job 2742:
==> flow/design.v <==
module TMDS_Encoder (
    input  wire       PixelClk,
    output reg  [9:0] pDataOutRaw,    
    input  wire [7:0] pDataOut,       
    input  wire       pC0,
    input  wire       pC1,
    input  wire       pVde
);
localparam [9:0] kCtlTkn0 = 10'b1101010100;
localparam [9:0] kCtlTkn1 = 10'b0010101011;
localparam [9:0] kCtlTkn2 = 10'b0101010100;
localparam [9:0] kCtlTkn3 = 10'b1010101011;
function [3:0] sum_bits8;
    input [7:0] u;
    integer i;
    begin
        sum_bits8 = 4'd0;
        for (i = 0; i < 8; i = i + 1)
            sum_bits8 = sum_bits8 + {3'b000, u[i]};
    end
endfunction
reg  [7:0] pDataOut_1;
reg  [3:0] n1d_1;
reg        pC0_1, pC1_1, pVde_1;
reg  [8:0] q_m_2;
reg  [3:0] n1q_m_2, n0q_m_2;
reg        pC0_2, pC1_2, pVde_2;
reg  signed [4:0] cnt_t_3;
wire [8:0] q_m_xor_1, q_m_xnor_1, q_m_1;
wire [3:0] n1q_m_1;
always @(posedge PixelClk) begin
    pVde_1     <= pVde;
    n1d_1      <= sum_bits8(pDataOut);
    pDataOut_1 <= pDataOut;
    pC0_1      <= pC0;
    pC1_1      <= pC1;
end
assign q_m_xor_1[0]  = pDataOut_1[0];
assign q_m_xnor_1[0] = pDataOut_1[0];
genvar gi;
generate
    for (gi = 1; gi < 8; gi = gi + 1) begin : encode
        assign q_m_xor_1[gi]  = q_m_xor_1[gi-1] ^ pDataOut_1[gi];
        assign q_m_xnor_1[gi] = ~(q_m_xnor_1[gi-1] ^ pDataOut_1[gi]);
    end
endgenerate
assign q_m_xor_1[8]  = 1'b1;
assign q_m_xnor_1[8] = 1'b0;
assign q_m_1 = (n1d_1 > 4'd4 || (n1d_1 == 4'd4 && pDataOut_1[0] == 1'b0)) ?
               q_m_xnor_1 : q_m_xor_1;
assign n1q_m_1 = sum_bits8(q_m_1[7:0]);
always @(posedge PixelClk) begin
    n1q_m_2 <= n1q_m_1;
    n0q_m_2 <= 4'd8 - n1q_m_1;
    q_m_2   <= q_m_1;
    pC0_2   <= pC0_1;
    pC1_2   <= pC1_1;
    pVde_2  <= pVde_1;
end
wire cond_balanced_2     = (cnt_t_3 == 5'sd0) || (n1q_m_2 == 4'd4);
wire cond_not_balanced_2 = (cnt_t_3 > 5'sd0 && n1q_m_2 > 4'd4) ||
                           (cnt_t_3 < 5'sd0 && n1q_m_2 < 4'd4);
wire [9:0] control_token_2 = (!pC1_2 && !pC0_2) ? kCtlTkn0 :
                             (!pC1_2 &&  pC0_2) ? kCtlTkn1 :
                             ( pC1_2 && !pC0_2) ? kCtlTkn2 :
                                                  kCtlTkn3;
wire [9:0] q_out_2 =
    !pVde_2                            ? control_token_2 :
    (cond_balanced_2 && !q_m_2[8])     ? {~q_m_2[8], q_m_2[8], ~q_m_2[7:0]} :
    (cond_balanced_2 &&  q_m_2[8])     ? {~q_m_2[8], q_m_2[8],  q_m_2[7:0]} :
    cond_not_balanced_2                ? {1'b1,      q_m_2[8], ~q_m_2[7:0]} :
                                         {1'b0,      q_m_2[8],  q_m_2[7:0]};
wire signed [4:0] dc_bias_2 = $signed({1'b0, n0q_m_2}) - $signed({1'b0, n1q_m_2});
wire signed [4:0] cnt_t_2 =
    !pVde_2                        ? 5'sd0 :
    (cond_balanced_2 && !q_m_2[8]) ? cnt_t_3 + dc_bias_2 :
    (cond_balanced_2 &&  q_m_2[8]) ? cnt_t_3 - dc_bias_2 :
    cond_not_balanced_2            ? cnt_t_3 + $signed({3'b000,  q_m_2[8], 1'b0}) + dc_bias_2 :
                                     cnt_t_3 - $signed({3'b000, ~q_m_2[8], 1'b0}) - dc_bias_2;
always @(posedge PixelClk) begin
    cnt_t_3     <= cnt_t_2;
    pDataOutRaw <= q_out_2;    
end
endmodule
module rgb2dvi (
    input  wire        PixelClk,
    input  wire [23:0] vid_pData,
    input  wire        vid_pVDE,
    input  wire        vid_pHSync,
    input  wire        vid_pVSync,
    output wire [9:0]  pDataOutRaw0,    
    output wire [9:0]  pDataOutRaw1,    
    output wire [9:0]  pDataOutRaw2     
);
TMDS_Encoder DataEncoder0 (
    .PixelClk(PixelClk), .pDataOutRaw(pDataOutRaw0),
    .pDataOut(vid_pData[15:8]), .pC0(vid_pHSync), .pC1(vid_pVSync), .pVde(vid_pVDE));
TMDS_Encoder DataEncoder1 (
    .PixelClk(PixelClk), .pDataOutRaw(pDataOutRaw1),
    .pDataOut(vid_pData[7:0]), .pC0(1'b0), .pC1(1'b0), .pVde(vid_pVDE));
TMDS_Encoder DataEncoder2 (
    .PixelClk(PixelClk), .pDataOutRaw(pDataOutRaw2),
    .pDataOut(vid_pData[23:16]), .pC0(1'b0), .pC1(1'b0), .pVde(vid_pVDE));
endmodule
Settings: LEC_CHECK=0, ABC_AREA=1, CAP_MARGIN=20, CORE_MARGIN=2, CORE_UTILIZATION=68, CTS_CLUSTER_DIAMETER=348, CTS_CLUSTER_SIZE=95, SLEW_MARGIN=20; clock period 2.67 ns.
run.sh (not shown) runs the stock make flow with config.mk's settings and CLKGATE_MAP_FILE=.
Job 2742 | ERROR | global routing
For job 699, these inputs were changed with respect to job 2742:
- a deleted ABC_AREA that had been 1
- a deleted CTS_CLUSTER_DIAMETER that had been 348
- a deleted CTS_CLUSTER_SIZE that had been 95
- a change of CORE_UTILIZATION from 68 to 40
- a change of the clock period (ns, I/O delays scaled along) from 2.67 to 4.0
Notes after the runs:
Job 699: flow completed, timing, DRC and antenna clean. Against job 2742, job 699 reports a total die size that is higher. Looking at total cells reported by yosys after synthesis across job 699 and job 2742, the one that comes out higher is job 2742. Re quantity of gates resized following cts: job 699 is 97 down on job 2742. Taking job 2742 as the reference, in job 699 post-placement worst setup slack climbed 1.26 ns; post-detailed-placement cell area dropped 11%; number of library cell types mapped by synthesis climbed 26.
#### Input delta (job 4523 over job 699)
- ABC_AREA now 1, previously not set
- CTS_CLUSTER_DIAMETER now 324, previously not set
- SLEW_MARGIN now 10, was 20
- TNS_END_PERCENT now 10, previously not set
- PLACE_DENSITY now 0.36, previously not set
- CORE_UTILIZATION now 35, was 40
- CORE_ASPECT_RATIO now 2.0, previously not set
- CTS_CLUSTER_SIZE now 98, previously not set
--- outcome ---
- Job 4523: all stages complete, timing, DRC and antenna checks passed
- Diff job 699 and job 4523: area of the synthesized netlist per yosys stat lower in job 699
- Relative to job 699, total of fill cells in the finished design increased by 542 in job 4523.
- Against job 699, job 4523 comes in 2 higher on number of cells on the critical path.
- The half-perimeter wire length of the detailed placement result in job 4523 is 1.5 times that in job 699.
- In job 4523 relative to job 699, total wirelength of the detailed-routed design had gone up by more than a quarter.
- On job 4523: synthesized net count is about 21% higher than what job 699 gave.
Changes in job 6315 relative to job 4523:
- a change of CORE_ASPECT_RATIO from 2.0 to 0.5
- a change of SLEW_MARGIN from 10 to 20
- a deleted CTS_CLUSTER_DIAMETER that had been 324
- a change of CORE_UTILIZATION from 35 to 30
- a deleted ABC_AREA that had been 1
- a deleted CTS_CLUSTER_SIZE that had been 98
- a deleted TNS_END_PERCENT that had been 10
- a change of PLACE_DENSITY from 0.36 to 0.89
==> results <==
- Going from job 4523 to job 6315, met1 track demand over resource fell 2.0 points; smallest setup slack after layout fell 0.071 ns; core utilization at floorplan fell 4.7 points.
- Worst slew margin relative to its limit: higher on job 4523
Setup changes, job 6315 to job 8254
- an added CTS_CLUSTER_DIAMETER of 324
- a deleted PLACE_DENSITY that had been 0.89
- an added TNS_END_PERCENT of 10
- a change of CORE_UTILIZATION from 30 to 63
- a change of SLEW_MARGIN from 20 to 10
- an added ABC_AREA of 1
- an added CTS_CLUSTER_SIZE of 98
--- outcome ---
In the flow results for job 6315 and job 8254, the total non-filler cell area in the finished layout is smaller on job 6315.
Re total standard cell area after synthesis: job 8254 is 5.4% up on job 6315.
